[design/flow/config.mk]
export PLATFORM = sky130hd
export DESIGN_NAME = convolver
export DESIGN_NICKNAME = convolver
export VERILOG_FILES = /design/flow/design.v
export SDC_FILE = /design/flow/constraint.sdc
export NUM_CORES = 4
export LEC_CHECK = 0
export ABC_AREA = 0
export CAP_MARGIN = 25
export CELL_PAD_IN_SITES_DETAIL_PLACEMENT = 1
export CORE_MARGIN = 9
export CORE_UTILIZATION = 28
export CTS_CLUSTER_DIAMETER = 136
export GPL_ROUTABILITY_DRIVEN = 0
export MAX_ROUTING_LAYER = met4
export PLACE_DENSITY_LB_ADDON = 0.22
export SLEW_MARGIN = 20
export TNS_END_PERCENT = 35
[design/flow/constraint.sdc]
create_clock -name core_clock -period 7.09 [get_ports {clk}]
set_input_delay 1.4180 -clock core_clock [delete_from_list [all_inputs] [get_ports {clk}]]
set_output_delay 1.4180 -clock core_clock [all_outputs]
set_load 0.01 [all_outputs]
[design/flow/design.v]
`timescale 1ns / 1ps
module mac #(
	  parameter N = 16
    )(
    input clk,rst,ce,
    input [N-1:0] a,
    input [N-1:0] b,
    input [N-1:0] c,
    output reg [N-1:0] p
    );
always@(posedge clk)
 begin
    if(rst)
    begin
        p<=0;
    end
    else if(ce)
    begin
        p <= (a*b+c);
    end
 end
endmodule
module variable_shift_reg #(parameter width = 8, parameter size = 3) (
input clk,
input ce,
input rst,
input [width-1:0] data_in,
output [width-1:0] data_out
);
reg [width-1:0] sr [size-1:0];
generate
genvar i;
for(i = 0;i < size;i = i + 1)
begin
    always@(posedge clk)
    begin
        if(rst)
        begin
            sr[i] <= 'd0;
        end
        else
        begin
            if(ce)
            begin
                if(i == 'd0)
                begin
                    sr[i] <= data_in;
                end
                else
                begin
                    sr[i] <= sr[i-1];
                end
            end
        end
    end
end
endgenerate
assign data_out = sr[size-1];
endmodule
module convolver #(
parameter n = 9'h010,
parameter k = 9'h003,
parameter s = 1,
parameter N = 16
)(
input clk,
input ce,
input global_rst,
input [N-1:0] activation,
input [(k*k)*16-1:0] weight1,
output[N-1:0] conv_op,
output valid_conv,
output end_conv
);
reg [31:0] count,count2,count3,row_count;
reg en1,en2,en3;
wire [15:0] tmp [k*k+1:0];
wire [15:0] weight [0:k*k-1];
generate
	genvar l;
	for(l=0;l<k*k;l=l+1)
	begin
      assign weight [l][N-1:0] = weight1[N*l +: N];
	end
endgenerate
assign tmp[0] = 32'h0000000;
generate
genvar i;
  for(i = 0;i<k*k;i=i+1)
  begin: MAC
    if((i+1)%k ==0)
    begin
      if(i==k*k-1)
      begin
      mac #(.N(N)) mac(
        .clk(clk),
        .ce(ce),
        .rst(global_rst),
        .a(activation),
        .b(weight[i]),
        .c(tmp[i]),
        .p(conv_op)
        );
      end
      else
      begin
      wire [N-1:0] tmp2;
      mac #(.N(N)) mac(
        .clk(clk),
        .ce(ce),
        .rst(global_rst),
        .a(activation),
        .b(weight[i]),
        .c(tmp[i]),
        .p(tmp2)
        );
      variable_shift_reg #(.width(N),.size(n-k)) SR (
          .clk(clk),
          .ce(ce),
          .rst(global_rst),
          .data_in(tmp2),
          .data_out(tmp[i+1])
          );
      end
    end
    else
    begin
   mac #(.N(N)) mac2(
      .clk(clk),
      .ce(ce),
      .rst(global_rst),
      .a(activation),
      .b(weight[i]),
      .c(tmp[i]),
      .p(tmp[i+1])
      );
    end
  end
endgenerate
always@(posedge clk)
begin
  if(global_rst)
  begin
    count <=0;
    count2<=0;
    count3<=0;
    row_count <= 0;
    en1<=0;
    en2<=1;
    en3<=0;
  end
  else if(ce)
  begin
    if(count == (k-1)*n+k-1)
    begin
      en1 <= 1'b1;
      count <= count+1'b1;
    end
    else
    begin
      count<= count+1'b1;
    end
  if(en1 && en2)
  begin
    if(count2 == n-k)
    begin
      count2 <= 0;
      en2 <= 0 ;
      row_count <= row_count + 1'b1;
    end
    else
    begin
      count2 <= count2 + 1'b1;
    end
  end
  if(~en2)
  begin
  if(count3 == k-2)
  begin
    count3<=0;
    en2 <= 1'b1;
  end
  else
    count3 <= count3 + 1'b1;
  end
  if((((count2 + 1) % s == 0) && (row_count % s == 0))||(count3 == k-2)&&(row_count % s == 0)||(count == (k-1)*n+k-1))
  begin
    en3 <= 1;
  end
  else
    en3 <= 0;
  end
end
	assign end_conv = (count>= n*n+2) ? 1'b1 : 1'b0;
	assign valid_conv = (en1&&en2&&en3);
endmodule
[design/flow/run.sh]
#!/bin/bash
# the make line also repeats each setting of config.mk as NAME=value (left out here)
make -C /OpenROAD-flow-scripts/flow DESIGN_CONFIG=/design/flow/config.mk WORK_HOME=/design/flow/orfs CLKGATE_MAP_FILE= finish
==> impl_metrics.py, run 1 <==
# Physical implementation metrics
metrics = {
    "grt": {
        "grt_max_degree": 200,
        "first_global_vias": 51600,
        "grt_usage_pct": 15.2,
        "antenna_found_initial": 15,
        "grt_overflow": 0,
        "grt_pass1_wl_um": 291000,
    },
    "yosys": {
        "ys.flop_type": "dfxtp_1",
        "top_logic_kind": "adder cells",
        "top_cells_by_area": "fa_1 26%, dfxtp_1 21%, ha_1 9.3%",
        "syn-cell-area_sq_um": 63200,
        "ys_area_sq_um": 63200,
        "top_cells_by_count": "1370 x inv_1, 832 x fa_1, 820 x nand2_1, 664 x nor2_1, 659 x dfxtp_1",
        "top_cell": "inv_1",
        "muxShareOfSynthArea_pct": 8.43,
        "aoi_share_pct": 2.67,
        "ys_sh_simple_pct": 15.8,
        "postSynthCellCount": 7097,
        "ys.flops": 659,
        "xor_share_pct": 6.17,
        "netlist.top_cell.by_area": "fa_1",
        "async_reset_ff_share_pct": 0,
        "ys_sh_adder_pct": 35.7,
        "ys.warnings.count": 4,
        "synth_area_per_cell_sq_um": 8.90,
        "ys_seq_share_pct": 20.9,
        "synth.distinct_cells": 59,
        "synth_top_area_share_pct": 26.4,
        "edf_count": 0,
        "ys_cells": 7097,
        "syn_nets": 8563,
    },
    "timing": {
        "hold_violations": 0,
        "slew_headroom_pct": 24.6,
        "finalSetupViolCount": 0,
        "drv_slew": 0,
        "fin_ws_ns": 0.311,
        "fin_skew_ns": 0.0442,
        "fmax_ghz": 0.148,
        "rsz0062_at_grt": "false",
        "tightestPinTransition_ns": 1.13,
        "min_period_ns": 6.78,
        "post-route-period-util_pct": 95.6,
    },
    "power": {
        "powerComb_mw": 21.7,
        "finalPower_mw": 30.2,
        "pwr-share-clk_pct": 14.3,
        "swShare_pct": 44.6,
        "pg_clk_mw": 4.33,
        "power_density_nw_per_um2": 413,
        "power_leader": "combinational logic",
        "pwr-share-seq_pct": 13.9,
        "p_sw_mw": 13.5,
        "p_leak_nw": 35.1,
        "comb_power_share_pct": 71.8,
        "vdd_ir_drop_max_mv": 0.322,
        "p_int_mw": 16.7,
        "power_sequential_mw": 4.19,
    },
    "clocking": {
        "cts.sinks": 659,
        "clk_pin_slew_worst_paths_ns": 0.06,
        "cts_tree": "built",
        "cts_inserted_buffers": 80,
        "clk_latency_ns": 0.69,
        "ctsHoldBuffers": 0,
        "htree_levels": 3,
        "root_buffer": "clkbuf_16",
        "cts_max_path_buffers": 3,
        "cts_setup_buffers": 0,
        "cts_resized": 0,
    },
    "worst_setup_path": {
        "path_buffers": 6,
        "cp_common_cell": "fa_1",
        "crit_start": "weight1[17]",
        "crit_type": "in -> reg",
        "r2r-end": "MAC[5].genblk1.genblk1.mac.p[12]",
        "reg2reg_depth": 18,
        "r2r_start": "MAC[4].genblk1.mac2.p[4]",
        "start_kind": "input pin",
        "cp.arrival_ns": 7.29,
        "critPathCapture": "MAC[1].genblk1.mac2.p[14]",
        "critPathTopFamily": "adder cells",
        "reg2reg_slack_ns": 2.55,
        "crit_fanout": 14,
        "required_ns": 7.60,
        "crit_chain": "clkdlybuf4s50_1 > buf_4 > and2_1 > fa_1 > inv_1 > fa_1 > inv_1 > fa_1 > fa_1 > fa_1 > inv_1 > fa_1 > inv_1 > ha_1 > and2_1 > or2_1 > a21oi_1 > nor2b_1 > a311oi_1 > xnor2_1 > mux2i_1 > nor2_1",
        "cp.depth": 22,
        "critPathMaxStageDelay_ns": 0.56,
        "endpoint_kind": "flop",
        "crit_slowest_cell": "fa_1",
    },
    "detailed_routing": {
        "drt_first_pass_iters": 5,
        "wl_per_cell_um": 17.3,
        "routed_wl_um": 180000,
        "dr.first_iter.drc_count": 1676,
        "ant_nets": 0,
        "drcViolationCount": 0,
        "via_per_inst": 4.40,
        "vias": 45800,
    },
    "run": {
        "warning_count": 47,
        "cap_violations": 0,
    },
    "die": {
        "ios": 181,
        "chipArea_sq_um": 243000,
        "die_x_um": 493,
        "rows": 173,
        "core_area_sq_um": 223000,
        "die_h_um": 493,
        "initial_core_util_pct": 28.3,
    },
    "placement": {
        "placed_area_sq_um": 70300,
        "placed_cells": 10200,
        "place_ws_ns": -0.339,
        "portBuffers": 180,
        "hpwl_um": 145000,
    },
    "cells_and_area": {
        "syn_to_final_growth_pct": 15.8,
        "logic_area_sq_um": 43500,
        "n_fill_cell": 26000,
        "flop_area_sq_um": 13200,
        "final_nets": 8823,
        "stdcell_area_sq_um": 73200,
        "instances_no_fill": 10400,
    },
    "outcome": {
        "outcome": "finished clean",
    },
    "min_path": {
        "min_from": "en3",
        "worst_hold_path_type": "reg -> reg",
        "min_to": "en3",
        "hold_path_depth": 2,
    },
}
==> stage by stage <==
step / utilization [%] / hold slack [ns] / TNS [ns]
after detailed placement: 31.5 / 0.452 / -3.23
after floorplan: - / 0.427 / 0
final: 32.8 / 0.460 / 0
after global routing: 32.8 / 0.493 / 0
after CTS: 32.7 / 0.466 / 0
after global placement: 31.5 / 0.438 / -1.45
==> final cells by class <==
class / count / area share (%)
clock inverter: 33 / 0.674
antenna: 9 / 0.0308
sequential: 659 / 18.0
multi-input combinational: 4718 / 59.4
tap: 2975 / 5.09
inverter: 1370 / 7.03
clock buffer: 113 / 3.18
timing repair buffer: 528 / 6.57
==> routing by layer <==
metal	global-route usage [%]	part of all wire [%]
met5	-	0
met4	4.04	2.7
met3	1.65	2.5
met2	26.3	50
met1	19.0	45
==> inputs of run 2 (changes only) <==
ABC_AREA = not set   (was 0)
CAP_MARGIN = 15   (was 25)
CELL_PAD_IN_SITES_DETAIL_PLACEMENT = not set   (was 1)
CORE_MARGIN = 2   (was 9)
CORE_UTILIZATION = 70   (was 28)
CTS_CLUSTER_DIAMETER = not set   (was 136)
CTS_CLUSTER_SIZE = 37   (was not set)
GPL_ROUTABILITY_DRIVEN = not set   (was 0)
PLACE_DENSITY_LB_ADDON = not set   (was 0.22)
TNS_END_PERCENT = not set   (was 35)
clock period = 5.31 ns   (was 7.09 ns; I/O delays follow)
==> run 2 against run 1 <==
  * Now fails the layout checks on setup timing
  * Clock power is 17% higher
  * Non-clock buffer count increased by 382
  * Via count increased by 7.2%
  * Sequential power is 33% higher
  * Combinational power is 72% higher
  * Critical endpoint is now MAC[4].genblk1.mac2.p[15]
==> impl_metrics.py, run 2 <==
# Physical implementation metrics
metrics = {
    "worst_setup_path": {
        "crit_chain": "dlygate4sd2_1 > buf_6 > buf_4 > and2_1 > fa_1 > inv_1 > fa_1 > fa_1 > fa_1 > fa_1 > fa_1 > xnor2_1 > xnor2_1 > xnor2_1 > xnor2_1 > xnor3_1 > xnor2_1 > mux2i_1 > nor2_1",
        "critPathCapture": "MAC[4].genblk1.mac2.p[15]",
        "endpoint_kind": "flop",
        "cp.arrival_ns": 6.43,
        "r2r_start": "MAC[0].genblk1.mac2.p[3]",
        "cp.depth": 19,
        "r2r-end": "MAC[1].genblk1.mac2.p[13]",
        "reg2reg_slack_ns": 0.99,
        "crit_type": "in -> reg",
        "required_ns": 5.79,
        "start_kind": "input pin",
        "path_buffers": 4,
        "critPathTopFamily": "adder cells",
        "crit_slowest_cell": "fa_1",
        "cp_common_cell": "fa_1",
        "crit_fanout": 6,
        "critPathMaxStageDelay_ns": 0.65,
        "reg2reg_depth": 19,
        "crit_start": "weight1[68]",
    },
    "power": {
        "comb_power_share_pct": 77.8,
        "powerComb_mw": 37.3,
        "p_sw_mw": 21.0,
        "swShare_pct": 43.7,
        "finalPower_mw": 48.0,
        "vdd_ir_drop_max_mv": 1.62,
        "p_leak_nw": 37.6,
        "p_int_mw": 27.0,
        "power_density_nw_per_um2": 629,
        "power_sequential_mw": 5.58,
        "power_leader": "combinational logic",
        "pwr-share-clk_pct": 10.5,
        "pwr-share-seq_pct": 11.6,
        "pg_clk_mw": 5.05,
    },
    "run": {
        "warning_count": 49,
        "cap_violations": 0,
    },
    "timing": {
        "fmax_ghz": 0.168,
        "hold_violations": 0,
        "finalSetupViolCount": 39,
        "drv_slew": 0,
        "fin_skew_ns": 0.0536,
        "post-route-period-util_pct": 112,
        "slew_headroom_pct": 26.5,
        "rsz0062_at_grt": "true",
        "tightestPinTransition_ns": 1.10,
        "setup_tns_ns": -11.05,
        "min_period_ns": 5.95,
        "fin_ws_ns": -0.639,
    },
    "yosys": {
        "synth_area_per_cell_sq_um": 8.90,
        "ys_area_sq_um": 63200,
        "netlist.top_cell.by_area": "fa_1",
        "top_cell": "inv_1",
        "ys_sh_adder_pct": 35.7,
        "ys.warnings.count": 4,
        "async_reset_ff_share_pct": 0,
        "ys.flops": 659,
        "top_cells_by_count": "1370 x inv_1, 832 x fa_1, 820 x nand2_1, 664 x nor2_1, 659 x dfxtp_1",
        "aoi_share_pct": 2.67,
        "syn_nets": 8563,
        "ys_sh_simple_pct": 15.8,
        "top_logic_kind": "adder cells",
        "ys_seq_share_pct": 20.9,
        "muxShareOfSynthArea_pct": 8.43,
        "postSynthCellCount": 7097,
        "synth.distinct_cells": 59,
        "syn-cell-area_sq_um": 63200,
        "synth_top_area_share_pct": 26.4,
        "xor_share_pct": 6.17,
        "ys_cells": 7097,
        "top_cells_by_area": "fa_1 26%, dfxtp_1 21%, ha_1 9.3%",
        "edf_count": 0,
        "ys.flop_type": "dfxtp_1",
    },
    "die": {
        "die_x_um": 304,
        "initial_core_util_pct": 70.4,
        "core_area_sq_um": 89700,
        "die_h_um": 304,
        "chipArea_sq_um": 92700,
        "ios": 181,
        "rows": 110,
    },
    "detailed_routing": {
        "drcViolationCount": 0,
        "drt_first_pass_iters": 8,
        "routed_wl_um": 169000,
        "vias": 49100,
        "via_per_inst": 5.47,
        "dr.first_iter.drc_count": 3434,
        "ant_nets": 0,
        "wl_per_cell_um": 18.8,
    },
    "min_path": {
        "worst_hold_path_type": "reg -> reg",
        "min_from": "en3",
        "hold_path_depth": 2,
        "min_to": "en3",
    },
    "placement": {
        "portBuffers": 180,
        "placed_cells": 8710,
        "place_ws_ns": -1.35,
        "placed_area_sq_um": 70900,
        "hpwl_um": 121000,
        "gp_congestion": 0.944,
    },
    "grt": {
        "antenna_found_initial": 14,
        "grt_usage_pct": 36.1,
        "grt_pass1_wl_um": 260000,
        "grt_overflow": 0,
        "first_global_vias": 50300,
        "grt_max_degree": 227,
    },
    "cells_and_area": {
        "n_fill_cell": 5116,
        "instances_no_fill": 8969,
        "syn_to_final_growth_pct": 20.7,
        "final_nets": 9195,
        "stdcell_area_sq_um": 76200,
    },
    "outcome": {
        "outcome": "finished with violations",
        "failed_checks": "setup timing",
    },
    "clocking": {
        "htree_levels": 3,
        "cts_max_path_buffers": 3,
        "ctsHoldBuffers": 0,
        "root_buffer": "clkbuf_16",
        "clk_pin_slew_worst_paths_ns": 0.07,
        "cts_inserted_buffers": 70,
        "cts_tree": "built",
        "cts.sinks": 659,
        "clk_latency_ns": 0.65,
    },
}
-- run 2: layout make-up --
class | count | area, sq um | area share (%)
sequential | 659 | 13200 | 17.3
clock inverter | 31 | 442 | 0.579
timing repair buffer | 910 | 8660 | 11.4
antenna | 13 | 32.5 | 0.0427
clock buffer | 92 | 1920 | 2.52
tap | 1176 | 1470 | 1.93
multi-input combinational | 4718 | 45400 | 59.5
inverter | 1370 | 5140 | 6.75
-- run 2: metal layers --
metal / track usage (%) / routed length [um] / share of wire [%] / vias to the layer above
met5: - / 0 / 0 / -
met4: 11.8 / 8220 / 4.9 / 0
met3: 6.37 / 13000 / 7.7 / 522
met2: 59.0 / 80600 / 48 / 1810
met1: 45.8 / 67200 / 40 / 24100
li1: - / - / - / 22700
-- run 2: timing repair --
item | in CTS | in global routing
setup buffers | 53 | 79
endpoints found under the hold margin | 0 | 0
gates cloned | 3 | 7
pin swaps | 142 | 241
setup endpoints to repair | 60 | 60
resized | 224 | 404
-- run 2: stage by stage --
step | hold slack, ns | util (%)
2_1_floorplan | 0.427 | -
3_3_place_gp | 0.438 | 79.1
3_5_place_dp | 0.449 | 79.1
4_1_cts | 0.465 | 82.8
5_1_grt | 0.500 | 85.0
6_report | 0.461 | 85.0
==> inputs of run 3 (changes only) <==
CAP_MARGIN = 20   (was 15)
CORE_UTILIZATION = 72   (was 70)
CTS_CLUSTER_SIZE = 100   (was 37)
MAX_ROUTING_LAYER = not set   (was met4)
SETUP_SLACK_MARGIN = 2.1   (was not set)
clock period = 7.35 ns   (was 5.31 ns; I/O delays follow)
==> run 3 against run 2 <==
  * Critical endpoint is now MAC[3].genblk1.mac2.p[14]
  * Count of clock-buffer cells in the layout up 1
  * Now clean on timing, DRC and antenna
  * Sequential power is 28% lower
  * Clock skew down 0.011 ns
  * Worst setup slack improved by 1.8 ns
==> impl_metrics.py, run 3 <==
# Physical implementation metrics
metrics = {
    "yosys": {
        "ys.flop_type": "dfxtp_1",
        "async_reset_ff_share_pct": 0,
        "syn-cell-area_sq_um": 63200,
        "synth_top_area_share_pct": 26.4,
        "ys_seq_share_pct": 20.9,
        "top_cells_by_area": "fa_1 26%, dfxtp_1 21%, ha_1 9.3%",
        "top_cells_by_count": "1370 x inv_1, 832 x fa_1, 820 x nand2_1, 664 x nor2_1, 659 x dfxtp_1",
        "top_logic_kind": "adder cells",
        "ys.flops": 659,
        "edf_count": 0,
        "aoi_share_pct": 2.67,
        "xor_share_pct": 6.17,
        "netlist.top_cell.by_area": "fa_1",
        "ys_sh_adder_pct": 35.7,
        "ys_cells": 7097,
        "top_cell": "inv_1",
        "ys_area_sq_um": 63200,
        "synth_area_per_cell_sq_um": 8.90,
        "ys.warnings.count": 4,
        "synth.distinct_cells": 59,
        "ys_sh_simple_pct": 15.8,
        "postSynthCellCount": 7097,
        "syn_nets": 8563,
        "muxShareOfSynthArea_pct": 8.43,
    },
    "detailed_routing": {
        "wl_per_cell_um": 20.3,
        "via_per_inst": 5.69,
        "drcViolationCount": 0,
        "ant_nets": 0,
        "drt_first_pass_iters": 6,
        "routed_wl_um": 174000,
        "vias": 48700,
        "dr.first_iter.drc_count": 3980,
    },
    "cells_and_area": {
        "instances_no_fill": 8562,
        "final_nets": 8799,
        "stdcell_area_sq_um": 73600,
        "syn_to_final_growth_pct": 16.5,
    },
    "worst_setup_path": {
        "crit_type": "in -> reg",
        "critPathMaxStageDelay_ns": 0.50,
        "crit_slowest_cell": "fa_1",
        "cp.arrival_ns": 6.66,
        "endpoint_kind": "flop",
        "path_buffers": 7,
        "critPathCapture": "MAC[3].genblk1.mac2.p[14]",
        "r2r_start": "MAC[1].genblk1.mac2.p[11]",
        "cp_common_cell": "fa_1",
        "reg2reg_depth": 17,
        "r2r-end": "MAC[2].genblk1.genblk1.mac.p[15]",
        "crit_chain": "buf_16 > buf_12 > buf_12 > and2_4 > fa_1 > inv_1 > fa_1 > fa_1 > fa_1 > inv_1 > fa_1 > inv_1 > fa_1 > inv_2 > ha_4 > and2_4 > or2_1 > a21oi_2 > nor2b_1 > a311oi_2 > xnor2_1 > mux2i_1 > nor2_1",
        "critPathTopFamily": "adder cells",
        "crit_start": "activation[9]",
        "required_ns": 7.84,
        "start_kind": "input pin",
        "crit_fanout": 8,
        "reg2reg_slack_ns": 2.97,
        "cp.depth": 23,
    },
    "power": {
        "vdd_ir_drop_max_mv": 0.792,
        "swShare_pct": 44.9,
        "power_sequential_mw": 4.03,
        "finalPower_mw": 32.2,
        "p_sw_mw": 14.5,
        "pg_clk_mw": 3.67,
        "pwr-share-seq_pct": 12.5,
        "powerComb_mw": 24.5,
        "p_int_mw": 17.7,
        "comb_power_share_pct": 76.1,
        "p_leak_nw": 35.8,
        "power_leader": "combinational logic",
        "power_density_nw_per_um2": 438,
        "pwr-share-clk_pct": 11.4,
    },
    "timing": {
        "setup_tns_ns": 0,
        "fin_ws_ns": 1.18,
        "post-route-period-util_pct": 84.0,
        "slew_headroom_pct": 21.2,
        "fmax_ghz": 0.162,
        "finalSetupViolCount": 0,
        "drv_slew": 0,
        "rsz0062_at_grt": "true",
        "min_period_ns": 6.17,
        "fin_skew_ns": 0.0426,
        "hold_violations": 0,
        "tightestPinTransition_ns": 1.18,
    },
    "grt": {
        "busiest_layer": "met2",
        "grt_pass1_wl_um": 269000,
        "grt_max_degree": 240,
        "gr-usage-met2_pct": 60.4,
        "grt_overflow": 0,
        "grt_use_met3_pct": 8.75,
        "grt_usage_pct": 38.2,
        "grt_util_met1_pct": 48.5,
        "antenna_found_initial": 23,
        "first_global_vias": 49900,
    },
    "placement": {
        "portBuffers": 180,
        "placed_area_sq_um": 67500,
        "gp_congestion": 0.911,
        "hpwl_um": 113000,
        "placed_cells": 8226,
        "place_ws_ns": 0.125,
    },
    "die": {
        "die_x_um": 300,
        "rows": 108,
        "chipArea_sq_um": 90100,
        "die_h_um": 300,
        "initial_core_util_pct": 72.7,
        "core_area_sq_um": 86900,
        "ios": 181,
    },
    "clocking": {
        "root_buffer": "clkbuf_16",
        "cts_inserted_buffers": 72,
        "clk_latency_ns": 0.64,
        "htree_levels": 3,
        "cts_max_path_buffers": 3,
        "clk_pin_slew_worst_paths_ns": 0.06,
        "cts_tree": "built",
        "cts.sinks": 659,
    },
    "min_path": {
        "worst_hold_path_type": "reg -> reg",
        "min_to": "en3",
        "min_from": "en3",
        "hold_path_depth": 2,
    },
    "run": {
        "cap_violations": 0,
        "warning_count": 55,
    },
    "outcome": {
        "outcome": "finished clean",
    },
}
==> run 3: area by class of cell <==
class | count | area (sq um)
Sequential cell | 659 | 13200
Clock buffer | 93 | 1990
Multi-Input combinational cell | 4718 | 45400
Antenna cell | 19 | 47.5
Tap cell | 1155 | 1450
Fill cell | 4986 | 13300
Timing Repair Buffer | 512 | 5930
Inverter | 1370 | 5140
Clock inverter | 36 | 403
==> run 3: repair_timing <==
action,4_1_cts,5_1_grt
pin swaps,184,153
hold buffers,0,0
setup buffers,112,46
setup endpoints to repair,82,73
cloned,29,1
resized,485,161
==> run 3: through the flow <==
step	util, %	hold slack (ns)
after detailed placement	77.7	0.448
after global placement	77.7	0.438
after global routing	84.6	0.503
after CTS	83.6	0.463
final	84.7	0.456
after floorplan	-	0.427
==> run 3: metal layers <==
layer  up-vias  wire, um
li1      21900         -
met1     23800     65100
met2      2296     79000
met3       741     17300
met4        20     12300
met5         -       151
==> inputs of run 4 (changes only) <==
CORE_ASPECT_RATIO = 0.79   (was not set)
CORE_UTILIZATION = 41   (was 72)
CTS_CLUSTER_SIZE = not set   (was 100)
MIN_ROUTING_LAYER = met2   (was not set)
PLACE_DENSITY = 0.43   (was not set)
SETUP_SLACK_MARGIN = 0.56   (was 2.1)
TNS_END_PERCENT = 65   (was not set)
clock period = 4.6 ns   (was 7.35 ns; I/O delays follow)
==> run 4 against run 3 <==
  * Now fails the layout checks on setup timing
  * Core utilization decreased by 33 points
  * Highest routed layer unchanged
  * Non-clock buffer count increased by 511
  * Worst setup slack got worse by 2.2 ns
  * Combinational power increased by 81%
  * Critical path type unchanged
  * Via count increased by 34%
  * Worst hold slack improved by 0.014 ns
  * Die area increased by 74%
  * Global-route usage decreased by 2.3 points
  * Count of clock-buffer cells in the layout increased by 18
  * First-iteration DRC count increased by 60%
  * Final cell count increased by 16%
==> impl_metrics.py, run 4 <==
# Physical implementation metrics
metrics = {
    "outcome": {
        "outcome": "finished with violations",
        "failed_checks": "setup timing",
    },
    "worst_setup_path": {
        "crit_chain": "buf_16 > buf_12 > buf_12 > buf_16 > and2_4 > fa_1 > inv_2 > fa_1 > fa_1 > fa_1 > inv_1 > fa_1 > inv_2 > fa_1 > inv_2 > ha_4 > and2_4 > or2_4 > a21oi_4 > nor2b_1 > a311oi_2 > xnor2_1 > mux2i_1 > nor2_1",
        "critPathMaxStageDelay_ns": 0.56,
        "start_kind": "input pin",
        "required_ns": 5.16,
        "crit_start": "activation[6]",
        "cp_common_cell": "fa_1",
        "crit_fanout": 6,
        "r2r-end": "MAC[1].genblk1.mac2.p[15]",
        "r2r_start": "MAC[0].genblk1.mac2.p[11]",
        "cp.arrival_ns": 6.23,
        "reg2reg_slack_ns": 0.20,
        "endpoint_kind": "flop",
        "reg2reg_depth": 17,
        "cp.depth": 24,
        "path_buffers": 8,
        "crit_slowest_cell": "fa_1",
        "crit_type": "in -> reg",
        "critPathTopFamily": "adder cells",
        "critPathCapture": "MAC[5].genblk1.genblk1.mac.p[14]",
    },
    "detailed_routing": {
        "ant_nets": 0,
        "via_per_inst": 6.58,
        "routed_wl_um": 188000,
        "wl_per_cell_um": 18.9,
        "drt_first_pass_iters": 10,
        "drcViolationCount": 0,
        "dr.first_iter.drc_count": 6352,
        "vias": 65500,
    },
    "placement": {
        "hpwl_um": 136000,
        "gp_congestion": 0.887,
        "portBuffers": 180,
        "placed_area_sq_um": 72700,
        "place_ws_ns": -1.97,
    },
    "power": {
        "vdd_ir_drop_max_mv": 0.949,
        "p_int_mw": 32.8,
        "comb_power_share_pct": 76.9,
        "power_leader": "combinational logic",
        "p_leak_nw": 38.5,
        "pwr-share-clk_pct": 11.9,
        "pg_clk_mw": 6.85,
        "swShare_pct": 42.9,
        "powerComb_mw": 44.3,
        "p_sw_mw": 24.7,
        "power_sequential_mw": 6.42,
        "pwr-share-seq_pct": 11.2,
        "power_density_nw_per_um2": 720,
    },
    "yosys": {
        "postSynthCellCount": 7097,
        "top_logic_kind": "adder cells",
        "aoi_share_pct": 2.67,
        "synth_top_area_share_pct": 26.4,
        "ys_sh_simple_pct": 15.8,
        "ys.warnings.count": 4,
        "async_reset_ff_share_pct": 0,
        "ys_area_sq_um": 63200,
        "syn-cell-area_sq_um": 63200,
        "top_cells_by_count": "1370 x inv_1, 832 x fa_1, 820 x nand2_1, 664 x nor2_1, 659 x dfxtp_1",
        "top_cell": "inv_1",
        "synth_area_per_cell_sq_um": 8.90,
        "ys.flops": 659,
        "syn_nets": 8563,
        "ys_sh_adder_pct": 35.7,
        "muxShareOfSynthArea_pct": 8.43,
        "ys_seq_share_pct": 20.9,
        "ys.flop_type": "dfxtp_1",
        "edf_count": 0,
        "netlist.top_cell.by_area": "fa_1",
        "xor_share_pct": 6.17,
        "top_cells_by_area": "fa_1 26%, dfxtp_1 21%, ha_1 9.3%",
        "synth.distinct_cells": 59,
        "ys_cells": 7097,
    },
    "grt": {
        "grt_pass1_wl_um": 291000,
        "grt_util_met1_pct": 0,
        "gr-usage-met2_pct": 39.1,
        "grt_use_met3_pct": 53.3,
        "first_global_vias": 77000,
        "antenna_found_initial": 1,
        "grt_max_degree": 195,
        "busiest_layer": "met3",
        "grt_overflow": 0,
        "grt_usage_pct": 35.9,
    },
    "die": {
        "die_x_um": 446,
        "die_h_um": 353,
        "initial_core_util_pct": 41.1,
        "ios": 181,
        "rows": 128,
        "core_area_sq_um": 154000,
        "chipArea_sq_um": 157000,
    },
    "timing": {
        "fin_ws_ns": -1.07,
        "hold_violations": 0,
        "fmax_ghz": 0.176,
        "finalSetupViolCount": 77,
        "post-route-period-util_pct": 123,
        "tightestPinTransition_ns": 1.09,
        "drv_slew": 0,
        "slew_headroom_pct": 27.0,
        "rsz0062_at_grt": "true",
        "fin_skew_ns": 0.0396,
        "min_period_ns": 5.67,
    },
    "cells_and_area": {
        "stdcell_area_sq_um": 79900,
        "syn_to_final_growth_pct": 26.5,
        "final_nets": 9316,
    },
    "run": {
        "cap_violations": 0,
        "warning_count": 51,
    },
    "clocking": {
        "root_buffer": "clkbuf_16",
        "cts_tree": "built",
        "cts_inserted_buffers": 78,
        "ctsHoldBuffers": 0,
        "clk_pin_slew_worst_paths_ns": 0.06,
        "htree_levels": 3,
        "cts_max_path_buffers": 3,
        "clk_latency_ns": 0.70,
        "cts.sinks": 659,
    },
    "min_path": {
        "min_from": "en3",
        "worst_hold_path_type": "reg -> reg",
        "hold_path_depth": 2,
        "min_to": "en3",
    },
}
[run 4: area by class of cell]
cell class | instances | area, sq um
Antenna cell | 23 | 57.6
Clock buffer | 111 | 2290
Clock inverter | 30 | 518
Fill cell | 14600 | 73700
Inverter | 1370 | 5140
Multi-Input combinational cell | 4718 | 46100
Sequential cell | 659 | 13200
Tap cell | 2015 | 2520
Timing Repair Buffer | 1023 | 10200
[run 4: per-stage QoR]
step | hold slack [ns] | total power [mW] | instances | utilization (%) | setup TNS [ns]
6_report | 0.470 | 57.5 | 9949 | 52.0 | -47.21
5_1_grt | 0.503 | 63.1 | 9927 | 52.0 | -59.06
4_1_cts | 0.469 | 54.4 | 9882 | 51.1 | -38.34
3_5_place_dp | 0.454 | 44.2 | 9590 | 47.4 | -127.98
3_3_place_gp | 0.441 | 44.3 | 9590 | 47.4 | -127.29
2_1_floorplan | 0.427 | 32.6 | 7097 | - | -61.33
[run 4: per-layer routing]
metal | share of wire (%) | vias to the layer above
met5 | 1.3 | -
met4 | 4.9 | 85
met3 | 44 | 950
met2 | 50 | 17200
met1 | 0 | 24500
li1 | - | 22800
[run 4: timing repair]
action	4_1_cts	5_1_grt
pin swaps	247	227
cloned	7	0
setup endpoints to repair	105	106
buffers inserted	144	44
gates resized	503	262
==> inputs of run 5 (changes only) <==
CORE_ASPECT_RATIO = not set   (was 0.79)
CORE_UTILIZATION = 58   (was 41)
MIN_ROUTING_LAYER = not set   (was met2)
PLACE_DENSITY = not set   (was 0.43)
SETUP_SLACK_MARGIN = not set   (was 0.56)
TNS_END_PERCENT = not set   (was 65)
clock period = 4.09 ns   (was 4.6 ns; I/O delays follow)
==> run 5 against run 4 <==
  * The layout still fails its checks (setup timing)
  * Sequential share of layout area up 0.41 points
  * Register-to-register slack worse by 0.40 ns
  * Critical path depth unchanged
  * Clock skew up 0.017 ns
  * Critical path type unchanged
  * Non-clock buffer count down 53
==> impl_metrics.py, run 5 <==
# Physical implementation metrics
metrics = {
    "timing": {
        "rsz0062_at_grt": "true",
        "hold_violations": 0,
        "fmax_ghz": 0.181,
        "tightestPinTransition_ns": 0.933,
        "fin_ws_ns": -1.43,
        "min_period_ns": 5.52,
        "finalSetupViolCount": 90,
        "post-route-period-util_pct": 135,
        "slew_headroom_pct": 37.8,
        "drv_slew": 0,
        "fin_skew_ns": 0.0562,
    },
    "grt": {
        "grt_overflow": 0,
        "grt_pass1_wl_um": 262000,
        "antenna_found_initial": 11,
        "first_global_vias": 48800,
        "grt_usage_pct": 29.6,
        "grt_max_degree": 183,
    },
    "run": {
        "warning_count": 54,
        "cap_violations": 0,
    },
    "worst_setup_path": {
        "reg2reg_depth": 18,
        "start_kind": "input pin",
        "crit_start": "activation[8]",
        "path_buffers": 8,
        "crit_type": "in -> reg",
        "cp.arrival_ns": 6.08,
        "critPathMaxStageDelay_ns": 0.51,
        "crit_fanout": 6,
        "required_ns": 4.65,
        "crit_chain": "buf_12 > buf_12 > buf_12 > buf_8 > and2_4 > fa_1 > inv_2 > fa_1 > fa_1 > fa_1 > inv_2 > fa_1 > inv_1 > fa_1 > inv_2 > ha_4 > and2_4 > or2_4 > a21oi_4 > nor2b_1 > a311oi_2 > xnor2_1 > mux2i_1 > nor2_1",
        "r2r_start": "MAC[3].genblk1.mac2.p[4]",
        "reg2reg_slack_ns": -0.20,
        "cp.depth": 24,
        "r2r-end": "MAC[4].genblk1.mac2.p[12]",
        "crit_slowest_cell": "fa_1",
        "endpoint_kind": "flop",
        "critPathCapture": "MAC[3].genblk1.mac2.p[14]",
        "cp_common_cell": "fa_1",
        "critPathTopFamily": "adder cells",
    },
    "clocking": {
        "clk_pin_slew_worst_paths_ns": 0.06,
        "root_buffer": "clkbuf_16",
        "clk_latency_ns": 0.65,
        "cts.sinks": 659,
        "htree_levels": 3,
        "cts_inserted_buffers": 72,
        "cts_tree": "built",
        "cts_max_path_buffers": 3,
    },
    "detailed_routing": {
        "wl_per_cell_um": 17.8,
        "routed_wl_um": 165000,
        "dr.first_iter.drc_count": 2840,
        "drcViolationCount": 0,
        "ant_nets": 0,
        "drt_first_pass_iters": 7,
        "vias": 47500,
        "via_per_inst": 5.13,
    },
    "yosys": {
        "netlist.top_cell.by_area": "fa_1",
        "postSynthCellCount": 7097,
        "syn_nets": 8563,
        "ys.warnings.count": 4,
        "synth_area_per_cell_sq_um": 8.90,
        "ys_cells": 7097,
        "muxShareOfSynthArea_pct": 8.43,
        "ys_seq_share_pct": 20.9,
        "top_cells_by_count": "1370 x inv_1, 832 x fa_1, 820 x nand2_1, 664 x nor2_1, 659 x dfxtp_1",
        "ys_sh_adder_pct": 35.7,
        "syn-cell-area_sq_um": 63200,
        "ys_sh_simple_pct": 15.8,
        "aoi_share_pct": 2.67,
        "edf_count": 0,
        "top_cells_by_area": "fa_1 26%, dfxtp_1 21%, ha_1 9.3%",
        "xor_share_pct": 6.17,
        "top_cell": "inv_1",
        "async_reset_ff_share_pct": 0,
        "synth_top_area_share_pct": 26.4,
        "ys_area_sq_um": 63200,
        "synth.distinct_cells": 59,
        "top_logic_kind": "adder cells",
        "ys.flops": 659,
        "ys.flop_type": "dfxtp_1",
    },
    "cells_and_area": {
        "flop_area_sq_um": 13200,
        "stdcell_area_sq_um": 78000,
        "n_fill_cell": 8572,
        "final_nets": 9257,
        "instances_no_fill": 9264,
        "syn_to_final_growth_pct": 23.5,
        "logic_area_sq_um": 45900,
    },
    "die": {
        "chipArea_sq_um": 112000,
        "core_area_sq_um": 108000,
        "ios": 181,
        "initial_core_util_pct": 58.3,
        "rows": 121,
        "die_h_um": 334,
        "die_x_um": 334,
    },
    "power": {
        "p_int_mw": 36.2,
        "pg_clk_mw": 6.69,
        "power_sequential_mw": 7.24,
        "p_sw_mw": 26.6,
        "p_leak_nw": 38.0,
        "power_leader": "combinational logic",
        "swShare_pct": 42.4,
        "power_density_nw_per_um2": 805,
        "pwr-share-clk_pct": 10.7,
        "pwr-share-seq_pct": 11.5,
        "comb_power_share_pct": 77.8,
        "powerComb_mw": 48.9,
        "vdd_ir_drop_max_mv": 1.25,
    },
    "placement": {
        "gp_congestion": 0.907,
        "placed_cells": 8991,
        "hpwl_um": 123000,
        "portBuffers": 180,
        "placed_area_sq_um": 72100,
    },
    "min_path": {
        "hold_path_depth": 2,
        "min_to": "en3",
        "min_from": "en3",
        "worst_hold_path_type": "reg -> reg",
    },
    "outcome": {
        "outcome": "finished with violations",
        "failed_checks": "setup timing",
    },
}
==> run 5: stage by stage <==
stage          total power, mW  hold slack, ns  worst slack (ns)  util [%]  setup TNS [ns]
2_1_floorplan             36.8           0.427             -1.94         -          -96.84
3_3_place_gp              49.3           0.439             -2.26      66.5         -166.71
3_5_place_dp              50.0           0.451             -2.32      66.5         -170.77
4_1_cts                   59.7           0.465             -1.42      70.8          -73.05
5_1_grt                   68.6           0.506             -1.62      72.0          -87.72
6_report                  62.8           0.462             -1.43      72.0          -75.53
==> run 5: what timing repair did <==
| action | 4_1_cts | 5_1_grt |
|---|---|---|
| endpoints found under the setup margin | 100 | 96 |
| hold endpoints to repair | 0 | 0 |
| gates resized | 436 | 242 |
| cloned | 11 | 7 |
| hold buffers | 0 | 0 |
| setup buffers | 92 | 50 |
| pin swaps | 193 | 219 |
==> run 5: cell type report <==
class / instances / share of cell area [%]
antenna: 9 / 0.0289
inverter: 1370 / 6.59
multi-input combinational: 4718 / 58.8
tap: 1414 / 2.27
timing repair buffer: 970 / 12.3
clock buffer: 102 / 2.73
sequential: 659 / 16.9
clock inverter: 22 / 0.415
==> run 5: routing by layer <==
layer / GRT usage [%] / wire length, um / share of wire, %
met5: 0 / 54 / 0.033
met4: 8.05 / 5510 / 3.3
met3: 5.00 / 10700 / 6.5
met2: 48.0 / 76100 / 46
met1: 40.9 / 72500 / 44
==> inputs of run 6 (changes only) <==
ABC_AREA = 0   (was not set)
CELL_PAD_IN_SITES_DETAIL_PLACEMENT = 0   (was not set)
CORE_UTILIZATION = 65   (was 58)
CTS_CLUSTER_DIAMETER = 136   (was not set)
GPL_ROUTABILITY_DRIVEN = 1   (was not set)
MAX_ROUTING_LAYER = met4   (was not set)
SETUP_SLACK_MARGIN = 0.77   (was not set)
clock period = 5.47 ns   (was 4.09 ns; I/O delays follow)
==> run 6 against run 5 <==
  * The layout still fails its checks (setup timing)
  * Register-to-register slack improved by 1.4 ns
  * Count of clock-buffer cells in the layout fell by 6
  * Clock power fell by 22%
  * Routed wire length increased by 3.0%
  * Synthesized area is the same
  * Sequential power down 25%
  * Largest cell class unchanged
  * Highest routed layer is now met4
==> impl_metrics.py, run 6 <==
# Physical implementation metrics
metrics = {
    "outcome": {
        "outcome": "finished with violations",
        "failed_checks": "setup timing",
    },
    "worst_setup_path": {
        "path_buffers": 9,
        "reg2reg_slack_ns": 1.19,
        "r2r_start": "MAC[0].genblk1.mac2.p[11]",
        "critPathTopFamily": "adder cells",
        "start_kind": "input pin",
        "crit_type": "in -> reg",
        "reg2reg_depth": 18,
        "r2r-end": "MAC[1].genblk1.mac2.p[15]",
        "endpoint_kind": "flop",
        "cp_common_cell": "fa_1",
        "crit_start": "activation[7]",
        "required_ns": 6.00,
        "cp.depth": 25,
        "cp.arrival_ns": 6.32,
        "critPathMaxStageDelay_ns": 0.54,
        "crit_fanout": 5,
        "crit_slowest_cell": "fa_1",
        "critPathCapture": "MAC[7].genblk1.mac2.p[15]",
    },
    "cells_and_area": {
        "stdcell_area_sq_um": 78300,
        "n_fill_cell": 6263,
        "fin_util_pct": 81.0,
        "final_nets": 9284,
        "logic_area_sq_um": 46000,
        "syn_to_final_growth_pct": 23.8,
        "flop_area_sq_um": 13200,
        "instances_no_fill": 9163,
    },
    "timing": {
        "min_period_ns": 5.79,
        "post-route-period-util_pct": 106,
        "rsz0062_at_grt": "true",
        "fin_ws_ns": -0.321,
        "drv_slew": 0,
        "tightestPinTransition_ns": 1.06,
        "finalSetupViolCount": 31,
        "fmax_ghz": 0.173,
        "fin_skew_ns": 0.0513,
        "hold_violations": 0,
        "slew_headroom_pct": 29.5,
    },
    "clocking": {
        "cts_inserted_buffers": 74,
        "htree_levels": 3,
        "cts_max_path_buffers": 3,
        "root_buffer": "clkbuf_16",
        "cts.sinks": 659,
        "cts_tree": "built",
        "clk_pin_slew_worst_paths_ns": 0.06,
        "clk_latency_ns": 0.66,
        "ctsHoldBuffers": 0,
    },
    "detailed_routing": {
        "vias": 48800,
        "ant_nets": 0,
        "drcViolationCount": 0,
        "dr.first_iter.drc_count": 3283,
        "via_per_inst": 5.32,
        "drt_first_pass_iters": 6,
        "routed_wl_um": 170000,
        "wl_per_cell_um": 18.5,
    },
    "die": {
        "initial_core_util_pct": 65.4,
        "core_area_sq_um": 96600,
        "rows": 114,
        "die_h_um": 316,
        "die_x_um": 316,
        "ios": 181,
        "chipArea_sq_um": 99700,
    },
    "yosys": {
        "ys_sh_simple_pct": 15.8,
        "synth_top_area_share_pct": 26.4,
        "ys.warnings.count": 4,
        "top_cell": "inv_1",
        "ys_seq_share_pct": 20.9,
        "edf_count": 0,
        "top_cells_by_count": "1370 x inv_1, 832 x fa_1, 820 x nand2_1, 664 x nor2_1, 659 x dfxtp_1",
        "xor_share_pct": 6.17,
        "synth.distinct_cells": 59,
        "postSynthCellCount": 7097,
        "aoi_share_pct": 2.67,
        "top_cells_by_area": "fa_1 26%, dfxtp_1 21%, ha_1 9.3%",
        "ys.flops": 659,
        "netlist.top_cell.by_area": "fa_1",
        "async_reset_ff_share_pct": 0,
        "top_logic_kind": "adder cells",
        "ys_sh_adder_pct": 35.7,
        "muxShareOfSynthArea_pct": 8.43,
        "ys.flop_type": "dfxtp_1",
        "syn-cell-area_sq_um": 63200,
        "ys_cells": 7097,
        "syn_nets": 8563,
        "synth_area_per_cell_sq_um": 8.90,
        "ys_area_sq_um": 63200,
    },
    "min_path": {
        "min_from": "en3",
        "hold_path_depth": 2,
        "min_to": "en3",
        "worst_hold_path_type": "reg -> reg",
    },
    "power": {
        "pwr-share-clk_pct": 10.7,
        "power_density_nw_per_um2": 627,
        "powerComb_mw": 38.4,
        "p_sw_mw": 21.1,
        "comb_power_share_pct": 78.3,
        "pwr-share-seq_pct": 11.0,
        "p_int_mw": 28.0,
        "pg_clk_mw": 5.24,
        "power_leader": "combinational logic",
        "vdd_ir_drop_max_mv": 0.891,
        "swShare_pct": 43.0,
        "p_leak_nw": 38.3,
        "power_sequential_mw": 5.41,
    },
    "run": {
        "cap_violations": 0,
        "warning_count": 46,
    },
    "placement": {
        "portBuffers": 180,
        "gp_congestion": 0.922,
        "placed_area_sq_um": 71600,
        "place_ws_ns": -1.26,
        "hpwl_um": 124000,
        "placed_cells": 8825,
    },
    "grt": {
        "grt_max_degree": 213,
        "antenna_found_initial": 12,
        "grt_overflow": 0,
        "first_global_vias": 50300,
        "grt_pass1_wl_um": 265000,
        "grt_usage_pct": 34.7,
    },
}
-- run 6: through the flow --
step / hold WS (ns) / power [mW] / setup TNS [ns]
6_report: 0.466 / 49.1 / -5.95
5_1_grt: 0.499 / 53.0 / -10.60
4_1_cts: 0.473 / 45.0 / -5.85
3_5_place_dp: 0.460 / 37.5 / -57.46
3_3_place_gp: 0.443 / 36.7 / -53.88
2_1_floorplan: 0.427 / 27.5 / -16.81
-- run 6: layout make-up --
class                      count  area share [%]
multi-input combinational   4718            58.8
sequential                   659            16.9
timing repair buffer         995            12.4
inverter                    1370            6.57
clock buffer                  96            2.64
tap                         1276            2.04
clock inverter                38           0.664
antenna                       11          0.0352
-- run 6: routing by layer --
layer	GRT usage, %	up-vias	wire, um
met5	-	-	0
met4	11.4	0	6780
met2	55.7	1431	81000
met3	5.40	393	11700
met1	45.2	24100	70400
li1	-	22900	-
-- run 6: repair_timing --
action	in CTS	in global routing
pin swaps	250	306
setup buffers	109	73
gates resized	402	360
endpoints found under the setup margin	85	83
cloned	6	5
hold endpoints to repair	0	0
==> inputs of run 7 (changes only) <==
ABC_AREA = not set   (was 0)
CAP_MARGIN = 15   (was 20)
CELL_PAD_IN_SITES_DETAIL_PLACEMENT = not set   (was 0)
CORE_UTILIZATION = 72   (was 65)
CTS_CLUSTER_DIAMETER = not set   (was 136)
CTS_CLUSTER_SIZE = 37   (was not set)
GPL_ROUTABILITY_DRIVEN = not set   (was 1)
MAX_ROUTING_LAYER = not set   (was met4)
PLACE_DENSITY = 0.66   (was not set)
SETUP_SLACK_MARGIN = -0.3   (was 0.77)
TNS_END_PERCENT = 40   (was not set)
clock period = 5.16 ns   (was 5.47 ns; I/O delays follow)
==> run 7 against run 6 <==
  * The layout still fails its checks (setup timing)
  * Global-route usage rose by 2.3 points
  * Core utilization rose by 4.2 points
  * Critical path depth did not move
  * Sequential share of layout area rose by 0.95 points
  * Cell area fell by 5.3%
  * Clock skew rose by 0.0090 ns
  * Critical path type unchanged
  * Largest cell class unchanged
==> impl_metrics.py, run 7 <==
# Physical implementation metrics
metrics = {
    "yosys": {
        "ys.warnings.count": 4,
        "ys.flop_type": "dfxtp_1",
        "ys.flops": 659,
        "top_logic_kind": "adder cells",
        "top_cells_by_count": "1370 x inv_1, 832 x fa_1, 820 x nand2_1, 664 x nor2_1, 659 x dfxtp_1",
        "ys_sh_simple_pct": 15.8,
        "syn-cell-area_sq_um": 63200,
        "ys_area_sq_um": 63200,
        "async_reset_ff_share_pct": 0,
        "postSynthCellCount": 7097,
        "top_cells_by_area": "fa_1 26%, dfxtp_1 21%, ha_1 9.3%",
        "edf_count": 0,
        "ys_seq_share_pct": 20.9,
        "top_cell": "inv_1",
        "muxShareOfSynthArea_pct": 8.43,
        "ys_cells": 7097,
        "netlist.top_cell.by_area": "fa_1",
        "synth_top_area_share_pct": 26.4,
        "synth_area_per_cell_sq_um": 8.90,
        "ys_sh_adder_pct": 35.7,
        "xor_share_pct": 6.17,
        "synth.distinct_cells": 59,
        "syn_nets": 8563,
        "aoi_share_pct": 2.67,
    },
    "timing": {
        "drv_slew": 0,
        "rsz0062_at_grt": "true",
        "tightestPinTransition_ns": 0.999,
        "fmax_ghz": 0.172,
        "post-route-period-util_pct": 112,
        "slew_headroom_pct": 33.4,
        "finalSetupViolCount": 56,
        "fin_ws_ns": -0.639,
        "min_period_ns": 5.80,
        "hold_ws_ns": 0.456,
        "fin_skew_ns": 0.0603,
        "hold_violations": 0,
        "setup_tns_ns": -16.66,
    },
    "placement": {
        "gp_congestion": 0.919,
        "place_ws_ns": -1.52,
        "portBuffers": 180,
        "hpwl_um": 121000,
        "placed_area_sq_um": 70100,
    },
    "clocking": {
        "clk_pin_slew_worst_paths_ns": 0.06,
        "ctsHoldBuffers": 0,
        "htree_levels": 3,
        "cts_max_path_buffers": 3,
        "cts_inserted_buffers": 72,
        "cts.sinks": 659,
        "clk_latency_ns": 0.66,
        "root_buffer": "clkbuf_16",
        "cts_tree": "built",
    },
    "power": {
        "comb_power_share_pct": 75.7,
        "pg_clk_mw": 5.47,
        "power_density_nw_per_um2": 623,
        "p_sw_mw": 19.9,
        "power_sequential_mw": 5.75,
        "powerComb_mw": 34.9,
        "vdd_ir_drop_max_mv": 1.51,
        "p_int_mw": 26.2,
        "swShare_pct": 43.1,
        "pwr-share-seq_pct": 12.5,
        "power_leader": "combinational logic",
        "p_leak_nw": 36.8,
        "pwr-share-clk_pct": 11.8,
    },
    "min_path": {
        "hold_path_depth": 2,
        "min_from": "en3",
        "worst_hold_path_type": "reg -> reg",
        "min_to": "en3",
    },
    "run": {
        "cap_violations": 0,
        "warning_count": 69,
    },
    "grt": {
        "grt_overflow": 0,
        "grt_usage_pct": 37.0,
        "antenna_found_initial": 20,
        "grt_max_degree": 150,
        "grt_pass1_wl_um": 265000,
        "first_global_vias": 51200,
    },
    "cells_and_area": {
        "final_nets": 9088,
        "syn_to_final_growth_pct": 17.2,
        "stdcell_area_sq_um": 74100,
        "fin_util_pct": 85.3,
    },
    "detailed_routing": {
        "vias": 48700,
        "dr.first_iter.drc_count": 3505,
        "routed_wl_um": 166000,
        "ant_nets": 0,
        "wl_per_cell_um": 18.7,
        "drt_first_pass_iters": 7,
        "drcViolationCount": 0,
        "via_per_inst": 5.50,
    },
    "worst_setup_path": {
        "r2r_start": "MAC[3].genblk1.mac2.p[4]",
        "r2r-end": "MAC[4].genblk1.mac2.p[12]",
        "critPathMaxStageDelay_ns": 0.54,
        "crit_slowest_cell": "fa_1",
        "crit_fanout": 4,
        "critPathCapture": "MAC[6].genblk1.mac2.p[14]",
        "endpoint_kind": "flop",
        "cp_common_cell": "fa_1",
        "crit_start": "activation[9]",
        "required_ns": 5.63,
        "reg2reg_slack_ns": 0.81,
        "critPathTopFamily": "adder cells",
        "start_kind": "input pin",
        "reg2reg_depth": 18,
        "cp.arrival_ns": 6.27,
        "cp.depth": 25,
        "crit_type": "in -> reg",
        "path_buffers": 9,
    },
    "die": {
        "rows": 108,
        "die_x_um": 300,
        "die_h_um": 300,
        "ios": 181,
        "initial_core_util_pct": 72.7,
        "chipArea_sq_um": 90100,
        "core_area_sq_um": 86900,
    },
    "outcome": {
        "outcome": "finished with violations",
        "failed_checks": "setup timing",
    },
}
[run 7: final cells by class]
class / count / area [sq um]
timing repair buffer: 801 / 7340
sequential: 659 / 13200
antenna: 12 / 30.0
clock buffer: 91 / 1960
multi-input combinational: 4718 / 44400
clock inverter: 42 / 554
tap: 1155 / 1450
inverter: 1370 / 5140
fill: 5046 / 12800
[run 7: through the flow]
| stage | instances | total power [mW] |
|---|---|---|
| after floorplan | 7097 | 27.6 |
| after global placement | 8661 | 36.2 |
| after detailed placement | 8661 | 37.3 |
| after CTS | 8827 | 43.8 |
| after global routing | 8838 | 50.0 |
| final | 8848 | 46.2 |
[run 7: metal layers]
metal / vias to the layer above / share of wire (%) / GRT usage [%]
met3: 511 / 7.7 / 6.89
met1: 24000 / 39 / 46.5
met5: - / 0.068 / 0
li1: 22500 / - / -
met4: 16 / 5.2 / 16.6
met2: 1705 / 48 / 62.3
[run 7: what timing repair did]
item	CTS	global route
gates cloned	5	3
setup endpoints to repair	56	54
pin swaps	88	107
gates resized	230	172
buffers inserted	41	11
==> inputs of run 8 (changes only) <==
CAP_MARGIN = 20   (was 15)
CORE_UTILIZATION = 58   (was 72)
CTS_CLUSTER_SIZE = not set   (was 37)
PLACE_DENSITY = not set   (was 0.66)
SETUP_SLACK_MARGIN = 1.46   (was -0.3)
TNS_END_PERCENT = not set   (was 40)
clock period = 5.57 ns   (was 5.16 ns; I/O delays follow)
==> run 8 against run 7 <==
  * The layout still fails its checks (setup timing)
  * Clock skew fell by 0.019 ns
  * Combinational power rose by 5%
  * Non-clock buffer count rose by 193
  * Core utilization fell by 13 points
  * Sequential share of layout area fell by 1.0 points
  * Worst setup slack improved by 0.37 ns
  * First-iteration DRC count fell by 19%
  * Critical path type unchanged
==> impl_metrics.py, run 8 <==
# Physical implementation metrics
metrics = {
    "cells_and_area": {
        "syn_to_final_growth_pct": 24.4,
        "stdcell_area_sq_um": 78600,
        "n_fill_cell": 8406,
        "final_nets": 9282,
    },
    "power": {
        "power_density_nw_per_um2": 599,
        "power_sequential_mw": 5.31,
        "vdd_ir_drop_max_mv": 0.708,
        "power_leader": "combinational logic",
        "powerComb_mw": 36.7,
        "pg_clk_mw": 5.10,
        "pwr-share-seq_pct": 11.3,
        "pwr-share-clk_pct": 10.8,
        "finalPower_mw": 47.1,
        "p_leak_nw": 38.2,
        "swShare_pct": 42.3,
        "comb_power_share_pct": 77.9,
        "p_int_mw": 27.2,
        "p_sw_mw": 19.9,
    },
    "yosys": {
        "ys.warnings.count": 4,
        "ys_sh_simple_pct": 15.8,
        "aoi_share_pct": 2.67,
        "ys_area_sq_um": 63200,
        "netlist.top_cell.by_area": "fa_1",
        "top_logic_kind": "adder cells",
        "edf_count": 0,
        "xor_share_pct": 6.17,
        "synth_top_area_share_pct": 26.4,
        "muxShareOfSynthArea_pct": 8.43,
        "syn-cell-area_sq_um": 63200,
        "ys_seq_share_pct": 20.9,
        "synth_area_per_cell_sq_um": 8.90,
        "top_cell": "inv_1",
        "async_reset_ff_share_pct": 0,
        "postSynthCellCount": 7097,
        "ys_sh_adder_pct": 35.7,
        "ys.flops": 659,
        "ys_cells": 7097,
        "top_cells_by_count": "1370 x inv_1, 832 x fa_1, 820 x nand2_1, 664 x nor2_1, 659 x dfxtp_1",
        "syn_nets": 8563,
        "synth.distinct_cells": 59,
        "ys.flop_type": "dfxtp_1",
        "top_cells_by_area": "fa_1 26%, dfxtp_1 21%, ha_1 9.3%",
    },
    "grt": {
        "first_global_vias": 48600,
        "grt_overflow": 0,
        "grt_max_degree": 221,
        "grt_usage_pct": 28.8,
        "antenna_found_initial": 11,
        "grt_pass1_wl_um": 257000,
    },
    "detailed_routing": {
        "dr.first_iter.drc_count": 2825,
        "wl_per_cell_um": 17.3,
        "vias": 47500,
        "via_per_inst": 5.11,
        "ant_nets": 0,
        "drcViolationCount": 0,
        "routed_wl_um": 161000,
        "drt_first_pass_iters": 5,
    },
    "worst_setup_path": {
        "cp.arrival_ns": 6.33,
        "r2r_start": "MAC[3].genblk1.mac2.p[3]",
        "cp_common_cell": "fa_1",
        "start_kind": "input pin",
        "r2r-end": "MAC[4].genblk1.mac2.p[13]",
        "critPathMaxStageDelay_ns": 0.54,
        "cp.depth": 25,
        "required_ns": 6.05,
        "crit_start": "activation[10]",
        "endpoint_kind": "flop",
        "crit_slowest_cell": "fa_1",
        "reg2reg_slack_ns": 1.22,
        "path_buffers": 9,
        "crit_type": "in -> reg",
        "critPathCapture": "MAC[1].genblk1.mac2.p[14]",
        "reg2reg_depth": 21,
        "crit_fanout": 5,
        "critPathTopFamily": "adder cells",
    },
    "clocking": {
        "clk_pin_slew_worst_paths_ns": 0.06,
        "cts_max_path_buffers": 3,
        "clk_latency_ns": 0.64,
        "cts.sinks": 659,
        "cts_inserted_buffers": 73,
        "htree_levels": 3,
        "ctsHoldBuffers": 0,
        "root_buffer": "clkbuf_16",
        "cts_tree": "built",
    },
    "timing": {
        "drv_slew": 0,
        "hold_violations": 0,
        "post-route-period-util_pct": 105,
        "rsz0062_at_grt": "true",
        "slew_headroom_pct": 33.1,
        "min_period_ns": 5.84,
        "fin_ws_ns": -0.272,
        "tightestPinTransition_ns": 1.00,
        "finalSetupViolCount": 22,
        "fmax_ghz": 0.171,
        "fin_skew_ns": 0.0418,
        "hold_ws_ns": 0.459,
        "setup_tns_ns": -3.81,
    },
    "placement": {
        "hpwl_um": 120000,
        "placed_area_sq_um": 71700,
        "place_ws_ns": -1.14,
        "portBuffers": 180,
        "gp_congestion": 0.915,
    },
    "outcome": {
        "failed_checks": "setup timing",
        "outcome": "finished with violations",
    },
    "run": {
        "cap_violations": 0,
        "warning_count": 54,
    },
    "die": {
        "chipArea_sq_um": 112000,
        "ios": 181,
        "die_h_um": 334,
        "rows": 121,
        "initial_core_util_pct": 58.3,
        "die_x_um": 334,
        "core_area_sq_um": 108000,
    },
    "min_path": {
        "min_from": "en3",
        "worst_hold_path_type": "reg -> reg",
        "hold_path_depth": 2,
        "min_to": "en3",
    },
}
-- run 8: routing by layer --
metal / up-vias / routed length [um] / track usage [%]
li1: 22800 / - / -
met1: 23400 / 72100 / 40.9
met2: 1068 / 74700 / 47.1
met3: 227 / 10300 / 4.24
met4: 6 / 3590 / 6.08
met5: - / 39 / 0
-- run 8: final cells by class --
class	instances	area [sq um]	area share, %
Antenna cell	7	17.5	0.0223
Clock buffer	97	2070	2.63
Clock inverter	35	512	0.651
Inverter	1370	5140	6.54
Multi-Input combinational cell	4718	46100	58.7
Sequential cell	659	13200	16.8
Tap cell	1414	1770	2.25
Timing Repair Buffer	994	9760	12.4
-- run 8: stage by stage --
step	std cells	utilization (%)
after floorplan	7097	-
after global placement	8967	66.2
final	9294	72.5
after global routing	9288	72.5
after CTS	9213	70.7
after detailed placement	8967	66.2
-- run 8: repair_timing --
| action | in CTS | in global routing |
|---|---|---|
| pin swaps | 245 | 306 |
| gates resized | 442 | 386 |
| cloned | 6 | 1 |
| endpoints found under the setup margin | 107 | 106 |
| hold endpoints to repair | 0 | 0 |
| buffers inserted | 108 | 73 |
==> inputs of run 9 (changes only) <==
CAP_MARGIN = 15   (was 20)
CORE_UTILIZATION = 72   (was 58)
CTS_CLUSTER_SIZE = 37   (was not set)
PLACE_DENSITY = 0.66   (was not set)
SETUP_SLACK_MARGIN = not set   (was 1.46)
clock period = 5.51 ns   (was 5.57 ns; I/O delays follow)
==> run 9 against run 8 <==
  * The layout still fails its checks (setup timing)
  * Count of clock-buffer cells in the layout is 2 lower
  * Clock skew increased by 0.0063 ns
  * Power shrank 4.4%
  * Routed wire length increased by 2.4%
  * Combinational power down 5.4%
  * Register-to-register slack worse by 0.07 ns
  * Sequential share of layout area up 0.77 points
  * Non-clock buffer count fell by 124
  * Final cell count fell by 4.2%
  * Critical path depth shrank 1
  * Worst setup slack worse by 0.091 ns
==> impl_metrics.py, run 9 <==
# Physical implementation metrics
metrics = {
    "outcome": {
        "outcome": "finished with violations",
        "failed_checks": "setup timing",
    },
    "power": {
        "power_density_nw_per_um2": 599,
        "power_leader": "combinational logic",
        "power_sequential_mw": 5.38,
        "pg_clk_mw": 4.98,
        "pwr-share-seq_pct": 12.0,
        "p_leak_nw": 37.2,
        "p_sw_mw": 19.5,
        "swShare_pct": 43.3,
        "comb_power_share_pct": 77.0,
        "vdd_ir_drop_max_mv": 1.21,
        "powerComb_mw": 34.7,
        "finalPower_mw": 45.0,
        "p_int_mw": 25.5,
        "pwr-share-clk_pct": 11.1,
    },
    "timing": {
        "fmax_ghz": 0.170,
        "setup_tns_ns": -5.75,
        "fin_ws_ns": -0.362,
        "drv_slew": 0,
        "slew_headroom_pct": 25.9,
        "rsz0062_at_grt": "true",
        "hold_violations": 0,
        "finalSetupViolCount": 29,
        "tightestPinTransition_ns": 1.11,
        "min_period_ns": 5.87,
        "post-route-period-util_pct": 107,
        "fin_skew_ns": 0.0481,
    },
    "min_path": {
        "min_to": "en3",
        "worst_hold_path_type": "reg -> reg",
        "min_from": "en3",
        "hold_path_depth": 2,
    },
    "yosys": {
        "synth_area_per_cell_sq_um": 8.90,
        "ys.warnings.count": 4,
        "synth.distinct_cells": 59,
        "top_cells_by_count": "1370 x inv_1, 832 x fa_1, 820 x nand2_1, 664 x nor2_1, 659 x dfxtp_1",
        "syn-cell-area_sq_um": 63200,
        "async_reset_ff_share_pct": 0,
        "ys_sh_simple_pct": 15.8,
        "netlist.top_cell.by_area": "fa_1",
        "postSynthCellCount": 7097,
        "top_logic_kind": "adder cells",
        "ys_area_sq_um": 63200,
        "aoi_share_pct": 2.67,
        "edf_count": 0,
        "ys.flop_type": "dfxtp_1",
        "ys_seq_share_pct": 20.9,
        "ys_sh_adder_pct": 35.7,
        "top_cells_by_area": "fa_1 26%, dfxtp_1 21%, ha_1 9.3%",
        "ys.flops": 659,
        "syn_nets": 8563,
        "ys_cells": 7097,
        "synth_top_area_share_pct": 26.4,
        "muxShareOfSynthArea_pct": 8.43,
        "xor_share_pct": 6.17,
        "top_cell": "inv_1",
    },
    "cells_and_area": {
        "fin_util_pct": 86.5,
        "n_fill_cell": 4736,
        "syn_to_final_growth_pct": 19.0,
        "instances_no_fill": 8906,
        "final_nets": 9156,
    },
    "clocking": {
        "cts_inserted_buffers": 71,
        "cts_max_path_buffers": 3,
        "root_buffer": "clkbuf_16",
        "cts_tree": "built",
        "cts.sinks": 659,
        "clk_pin_slew_worst_paths_ns": 0.06,
        "htree_levels": 3,
        "clk_latency_ns": 0.66,
        "ctsHoldBuffers": 0,
    },
    "placement": {
        "placed_cells": 8692,
        "place_ws_ns": -1.23,
        "portBuffers": 180,
        "hpwl_um": 121000,
        "gp_congestion": 0.952,
    },
    "die": {
        "die_h_um": 300,
        "ios": 181,
        "core_area_sq_um": 86900,
        "chipArea_sq_um": 90100,
        "initial_core_util_pct": 72.7,
        "rows": 108,
        "die_x_um": 300,
    },
    "run": {
        "warning_count": 50,
        "cap_violations": 0,
    },
    "detailed_routing": {
        "drt_first_pass_iters": 6,
        "wl_met3_um": 12900,
        "ant_nets": 0,
        "routedLengthMet1_um": 65200,
        "via_per_inst": 5.51,
        "wl_per_cell_um": 18.5,
        "vias": 49100,
        "drcViolationCount": 0,
        "routed_wl_um": 165000,
        "dr.first_iter.drc_count": 3436,
        "top_layer": "met5",
        "route.met2.wl_um": 78100,
    },
    "worst_setup_path": {
        "critPathMaxStageDelay_ns": 0.55,
        "crit_fanout": 5,
        "endpoint_kind": "flop",
        "crit_slowest_cell": "fa_1",
        "path_buffers": 8,
        "crit_start": "activation[8]",
        "reg2reg_slack_ns": 1.15,
        "crit_chain": "buf_12 > buf_12 > buf_12 > buf_12 > and2_4 > fa_1 > inv_2 > fa_1 > fa_1 > fa_1 > inv_1 > fa_1 > inv_1 > fa_1 > inv_2 > ha_4 > and2_4 > or2_4 > a21oi_4 > nor2b_2 > a311oi_2 > xnor2_1 > mux2i_1 > nor2_1",
        "r2r-end": "MAC[7].genblk1.mac2.p[14]",
        "crit_type": "in -> reg",
        "cp.arrival_ns": 6.35,
        "reg2reg_depth": 18,
        "critPathTopFamily": "adder cells",
        "start_kind": "input pin",
        "cp.depth": 24,
        "cp_common_cell": "fa_1",
        "r2r_start": "MAC[6].genblk1.mac2.p[4]",
        "required_ns": 5.99,
        "critPathCapture": "MAC[7].genblk1.mac2.p[14]",
    },
    "grt": {
        "antenna_found_initial": 12,
        "grt_overflow": 0,
        "grt_usage_pct": 36.0,
        "grt_pass1_wl_um": 259000,
        "grt_max_degree": 157,
        "first_global_vias": 50700,
    },
}
[run 9: timing repair]
item	CTS	global route
resized	223	192
buffers inserted	45	34
cloned	3	3
setup endpoints to repair	52	52
pin swaps	114	164
hold endpoints to repair	0	0
[run 9: layout make-up]
class	instances	area, sq um	area share, %
timing repair buffer	870	8090	10.8
sequential	659	13200	17.6
clock inverter	32	404	0.538
multi-input combinational	4718	44800	59.6
tap	1155	1450	1.92
clock buffer	95	2050	2.72
antenna	7	17.5	0.0233
inverter	1370	5140	6.84
[run 9: metrics by stage]
step	hold WS [ns]	cell area, sq um
after floorplan	0.427	64100
after global placement	0.440	70800
after detailed placement	0.463	70800
after CTS	0.477	74200
after global routing	0.501	75200
final	0.475	75200
[run 9: per-layer routing]
| metal | up-vias | global-route usage (%) |
|---|---|---|
| li1 | 22600 | - |
| met1 | 24200 | 47.2 |
| met2 | 1829 | 59.2 |
| met3 | 500 | 6.10 |
| met4 | 10 | 15.6 |
| met5 | - | 0 |
No activity file was given, so power comes from the tool's default toggle rates.
